==> flow/design.v <==
module cordic(
    input signed [29:0] i_angle,
    input i_clk,
    input i_rst,
    input i_start,
    output signed [29:0] o_sin,
    output signed [29:0] o_cos,
    output o_done
);
localparam WD_EXT = 28;
localparam WD_INT = 62;
localparam START_VAL = 64'h26dd3b6a10d79a00;
localparam max_i = 8'd62;
reg signed [WD_INT+1:0] x;
reg signed [WD_INT+1:0] y; 
reg signed [WD_INT+1:0] z; 
reg signed [WD_INT+1:0] angle;
reg done;
assign o_done = done;
assign o_sin = y[(WD_INT+1):(WD_INT-WD_EXT)];
assign o_cos = x[(WD_INT+1):(WD_INT-WD_EXT)];
reg [7:0] i;
reg [7:0] state;
localparam 
    s_rst = 8'b0,
    s_work = 8'b1;
wire [WD_INT+1:0] atan [WD_INT:0];
assign atan[0] = 	63'h3243f6a8885a3000;
assign atan[1] = 	63'h1dac670561bb4f00;
assign atan[2] = 	63'hfadbafc96406e80;
assign atan[3] = 	63'h7f56ea6ab0bdb80;
assign atan[4] = 	63'h3feab76e59fbd40;
assign atan[5] = 	63'h1ffd55bba976250;
assign atan[6] = 	63'hfffaaadddb94d8;
assign atan[7] = 	63'h7fff5556eeea5c;
assign atan[8] = 	63'h3fffeaaab7776e;
assign atan[9] = 	63'h1ffffd5555bbbc;
assign atan[10] = 	63'hfffffaaaaadde;
assign atan[11] = 	63'h7fffff555556e;
assign atan[12] = 	63'h3fffffeaaaaaa;
assign atan[13] = 	63'h1ffffffd55554;
assign atan[14] = 	63'hfffffffaaaaa;
assign atan[15] = 	63'h7fffffff5554;
assign atan[16] = 	63'h3fffffffeaaa;
assign atan[17] = 	63'h1ffffffffd54;
assign atan[18] = 	63'hfffffffffaa;
assign atan[19] = 	63'h7fffffffff4;
assign atan[20] = 	63'h3fffffffffe;
assign atan[21] = 	63'h1fffffffffe;
assign atan[22] = 	63'hfffffffffe;
assign atan[23] = 	63'h7ffffffffe;
assign atan[24] = 	63'h3ffffffffe;
assign atan[25] = 	63'h1ffffffffe;
assign atan[26] = 	63'hffffffffe;
assign atan[27] = 	63'h800000000;
assign atan[28] = 	63'h400000000;
assign atan[29] = 	63'h200000000;
assign atan[30] = 	63'h100000000;
assign atan[31] = 	63'h80000000;
assign atan[32] = 	63'h40000000;
assign atan[33] = 	63'h20000000;
assign atan[34] = 	63'h10000000;
assign atan[35] = 	63'h8000000;
assign atan[36] = 	63'h4000000;
assign atan[37] = 	63'h2000000;
assign atan[38] = 	63'h1000000;
assign atan[39] = 	63'h800000;
assign atan[40] = 	63'h400000;
assign atan[41] = 	63'h200000;
assign atan[42] = 	63'h100000;
assign atan[43] = 	63'h80000;
assign atan[44] = 	63'h40000;
assign atan[45] = 	63'h20000;
assign atan[46] = 	63'h10000;
assign atan[47] = 	63'h8000;
assign atan[48] = 	63'h4000;
assign atan[49] = 	63'h2000;
assign atan[50] = 	63'h1000;
assign atan[51] = 	63'h800;
assign atan[52] = 	63'h400;
assign atan[53] = 	63'h200;
assign atan[54] = 	63'h100;
assign atan[55] = 	63'h80;
assign atan[56] = 	63'h40;
assign atan[57] = 	63'h20;
assign atan[58] = 	63'h10;
assign atan[59] = 	63'h8;
assign atan[60] = 	63'h4;
assign atan[61] = 	63'h2;
assign atan[62] = 	63'h1;
always @(posedge i_clk) begin
    if(i_rst) begin
        x <= 0;
        y <= 0;
        done <= 0;
        i <= 0;
        state <= s_rst;
    end
    else begin
        case (state)
            s_rst: begin
                if(i_start) begin
                    angle <= i_angle <<< (WD_INT-WD_EXT);
                    state <= s_work;
                    i <= 0;
                    x <= START_VAL;
                    y <= 0;
                    z <= 0;
                    done <= 0;
                end
            end
            s_work: begin
                if (z<=angle) begin
                    z <= z + atan[i];
                    x <= x - (y>>>i);
                    y <= y + (x>>>i);
                end
                else begin
                    z <= z - atan[i];
                    x <= x + (y>>>i);
                    y <= y - (x>>>i);
                end
                i <= i+1;
                if(i == max_i) begin
                    done <= 1'b1;
                    state <= s_rst;
                end
            end
        endcase
    end
end
endmodule
make LEC_CHECK=0 CAP_MARGIN=0 CORE_MARGIN=2 CORE_UTILIZATION=72 MAX_ROUTING_LAYER=met4 PLACE_DENSITY=0.67 SETUP_SLACK_MARGIN=1.83 SLEW_MARGIN=20 finish   # period 7.1 ns
run.sh (not shown) runs the stock make flow with config.mk's settings and CLKGATE_MAP_FILE=.
The first run aborted during global routing (5_1_grt).
Then changed:
CAP_MARGIN = 35   (was 0)
CORE_UTILIZATION = 70   (was 72)
SETUP_SLACK_MARGIN = not set   (was 1.83)
=> The new run died in global routing (5_1_grt). Synthesized area stays the same. Die size grows by a few percent. Synthesized cell count stays the same.
Then changed:
CAP_MARGIN = 20   (was 35)
CORE_UTILIZATION = 52   (was 70)
CTS_CLUSTER_SIZE = 97   (was not set)
MAX_ROUTING_LAYER = not set   (was met4)
PLACE_DENSITY = not set   (was 0.67)
clock period = 7.28 ns   (was 7.1 ns; I/O delays follow)
Effect:
- Now the flow ran to the end with violations: negative setup slack
- die size increases by 34%
- synthesized area stays the same
- synthesized cell count is unchanged
Then changed:
ABC_AREA = 1   (was not set)
CORE_UTILIZATION = 72   (was 52)
CTS_CLUSTER_DIAMETER = 333   (was not set)
CTS_CLUSTER_SIZE = not set   (was 97)
The changed run finished but fails on negative setup slack. Area after synthesis is higher by 10%. Die area falls by about 20%. Maximum frequency came out lower by 0.95%. Total power went down by 10%. Via count grows by 12%. Final area is lower by 14%.


willow:
RTL: the design.v shown in full above, as it stands there.
export LEC_CHECK = 0
export CAP_MARGIN = 20
export CORE_MARGIN = 2
export CORE_UTILIZATION = 58
export SLEW_MARGIN = 20
create_clock -name core_clock -period 5.77 [get_ports {i_clk}]
FAIL willow @ global routing: tool exited with error
Here is what was changed in the inputs of nickel compared with willow.
--- a/flow/config.mk
+++ b/flow/config.mk
@@ -10 +10,2 @@
-export CORE_UTILIZATION = 58
+export CORE_UTILIZATION = 66
+export CTS_CLUSTER_DIAMETER = 366
==> flow/constraint.sdc <==
create_clock -name core_clock -period 5.3 [get_ports {i_clk}]
set_input_delay 1.0600 -clock core_clock [delete_from_list [all_inputs] [get_ports {i_clk}]]
set_output_delay 1.0600 -clock core_clock [all_outputs]
set_load 0.01 [all_outputs]
Findings:
Of nickel and willow, none finishes clean.
Status(willow) = ERROR, stage = global routing
Run status, nickel: aborted in detailed placement, error DPL-0033
On net count entering floorplan, nickel and willow are basically level.
Compared nickel vs willow, and vertical die dimension is down in nickel.
Reported for nickel and willow, number of I/O pins turned out identical to the last digit.
From willow to nickel the numbers moved as follows: global placer's final weighted congestion has increased; overall chip area has decreased; placement row count has decreased; die span in x has decreased.
Going from willow to nickel, fraction of the mapped netlist area in compound gates stayed essentially flat, synthesized cell area closely matched the old numbers.
What lagoon does differently from nickel at the input level:
--- a/flow/config.mk
+++ b/flow/config.mk
@@ -7,0 +8 @@
+export ABC_AREA = 1
@@ -10 +11 @@
-export CORE_UTILIZATION = 66
+export CORE_UTILIZATION = 72
@@ -11,0 +13 @@
+export CTS_CLUSTER_SIZE = 96
[summary]
Tool error DPL-0038 stopped lagoon during clock tree synthesis; no final results. Changes observed in lagoon relative to nickel: weighted congestion at the end of routability-driven global placement went down about 20%, row count went up 1, area after synthesis went up about 10%. Compared with nickel, lagoon shows a horizontal die dimension that is 0.47% higher. lagoon vs nickel, yosys stat cell total went up by 2,129. Between nickel and lagoon, synthesized area divided by synthesized cell count decreased. Cell count after synthesis (lagoon / nickel): 1.5. A largest non-sequential cell family by area of AND-OR/OR-AND gates is what nickel shows, while simple AND/OR/NAND/NOR gates belongs to lagoon. Compared to nickel, lagoon has chip area estimate from yosys synthesis 3500 sq um higher. What lagoon reported for post-synth net total has to be multiplied by 0.70 to get the figure for nickel. Die area was lower in nickel than in lagoon.
Relative to lagoon, the following input files were edited for ember:
--- a/flow/config.mk
+++ b/flow/config.mk
@@ -9,0 +10 @@
+export CORE_ASPECT_RATIO = 1.46
@@ -14,0 +16 @@
+export TNS_END_PERCENT = 10
Results
- ember: DPL-0038 in clock tree synthesis -> run aborted
- Re instance tally after logic synthesis: no difference whatsoever between lagoon and ember.
- Per the comparison of ember with lagoon, x dimension of the die fell 40 microns; last weighted congestion value of the routability-driven placer up 5.5%; area figure in the yosys stat output neither gained nor lost much.
- When ember is set beside lagoon, its post-placement cell area turns out to be 1.8% smaller.
- Combined area of all synthesized cells came out exactly the same in lagoon and ember.
- lagoon -> ember: share of the synthesized netlist area taken by xor and xnor gates delta 0, exact match
- Diff ember..lagoon | post-synthesis share of cell area spent on full adders, half adders and majority gates | unchanged
- Status: die area parity (lagoon, ember)
- Going from lagoon to ember, standard cell core area lost 250 sq um, cell count after placement lost 120.
For xenon, these inputs were changed with respect to ember:
--- a/flow/config.mk
+++ b/flow/config.mk
@@ -8 +7,0 @@
-export ABC_AREA = 1
@@ -10 +8,0 @@
-export CORE_ASPECT_RATIO = 1.46
@@ -12,3 +10 @@
-export CORE_UTILIZATION = 72
-export CTS_CLUSTER_DIAMETER = 366
-export CTS_CLUSTER_SIZE = 96
+export CORE_UTILIZATION = 40
@@ -16 +11,0 @@
-export TNS_END_PERCENT = 10
==> flow/constraint.sdc <==
create_clock -name core_clock -period 10.4 [get_ports {i_clk}]
set_input_delay 2.0800 -clock core_clock [delete_from_list [all_inputs] [get_ports {i_clk}]]
set_output_delay 2.0800 -clock core_clock [all_outputs]
set_load 0.01 [all_outputs]
Results
xenon completed; timing, DRC and antenna clean. Going from ember to xenon, synthesized instance count shrinks by 2,129. Summary of xenon over ember: area after synthesis shows a reduction of 9.2%, starting density of the core now smaller. ember reports its dominant combinational cell family by area after synthesis as simple AND/OR/NAND/NOR gates while xenon reports AND-OR/OR-AND gates. Core area ended up 64% higher on xenon than on ember. From ember to xenon the numbers moved as follows: row count picked up an extra 6; instance area after placement lost about 26%; post-synthesis cell count from yosys lost about 30%.
Modified inputs, yarrow compared to xenon
--- a/flow/config.mk
+++ b/flow/config.mk
@@ -8,0 +9 @@
+export CELL_PAD_IN_SITES_DETAIL_PLACEMENT = 0
@@ -10 +11,3 @@
-export CORE_UTILIZATION = 40
+export CORE_UTILIZATION = 60
+export CTS_CLUSTER_SIZE = 58
+export MAX_ROUTING_LAYER = met4
==> flow/constraint.sdc <==
create_clock -name core_clock -period 6.67 [get_ports {i_clk}]
set_input_delay 1.3340 -clock core_clock [delete_from_list [all_inputs] [get_ports {i_clk}]]
set_output_delay 1.3340 -clock core_clock [all_outputs]
set_load 0.01 [all_outputs]
Findings:
The flow ended early for yarrow: it failed with a tool error in global routing. Changes observed in yarrow relative to xenon: placed cell area saw an increase, total clock buffers created by CTS dropped 3. Against xenon, yarrow reports a area enclosed by the die boundary that is lower. The number of cells after detailed placement in yarrow is 1.15 times that in xenon.
Power figures rest on the tool's default switching activity, not on a simulated workload.
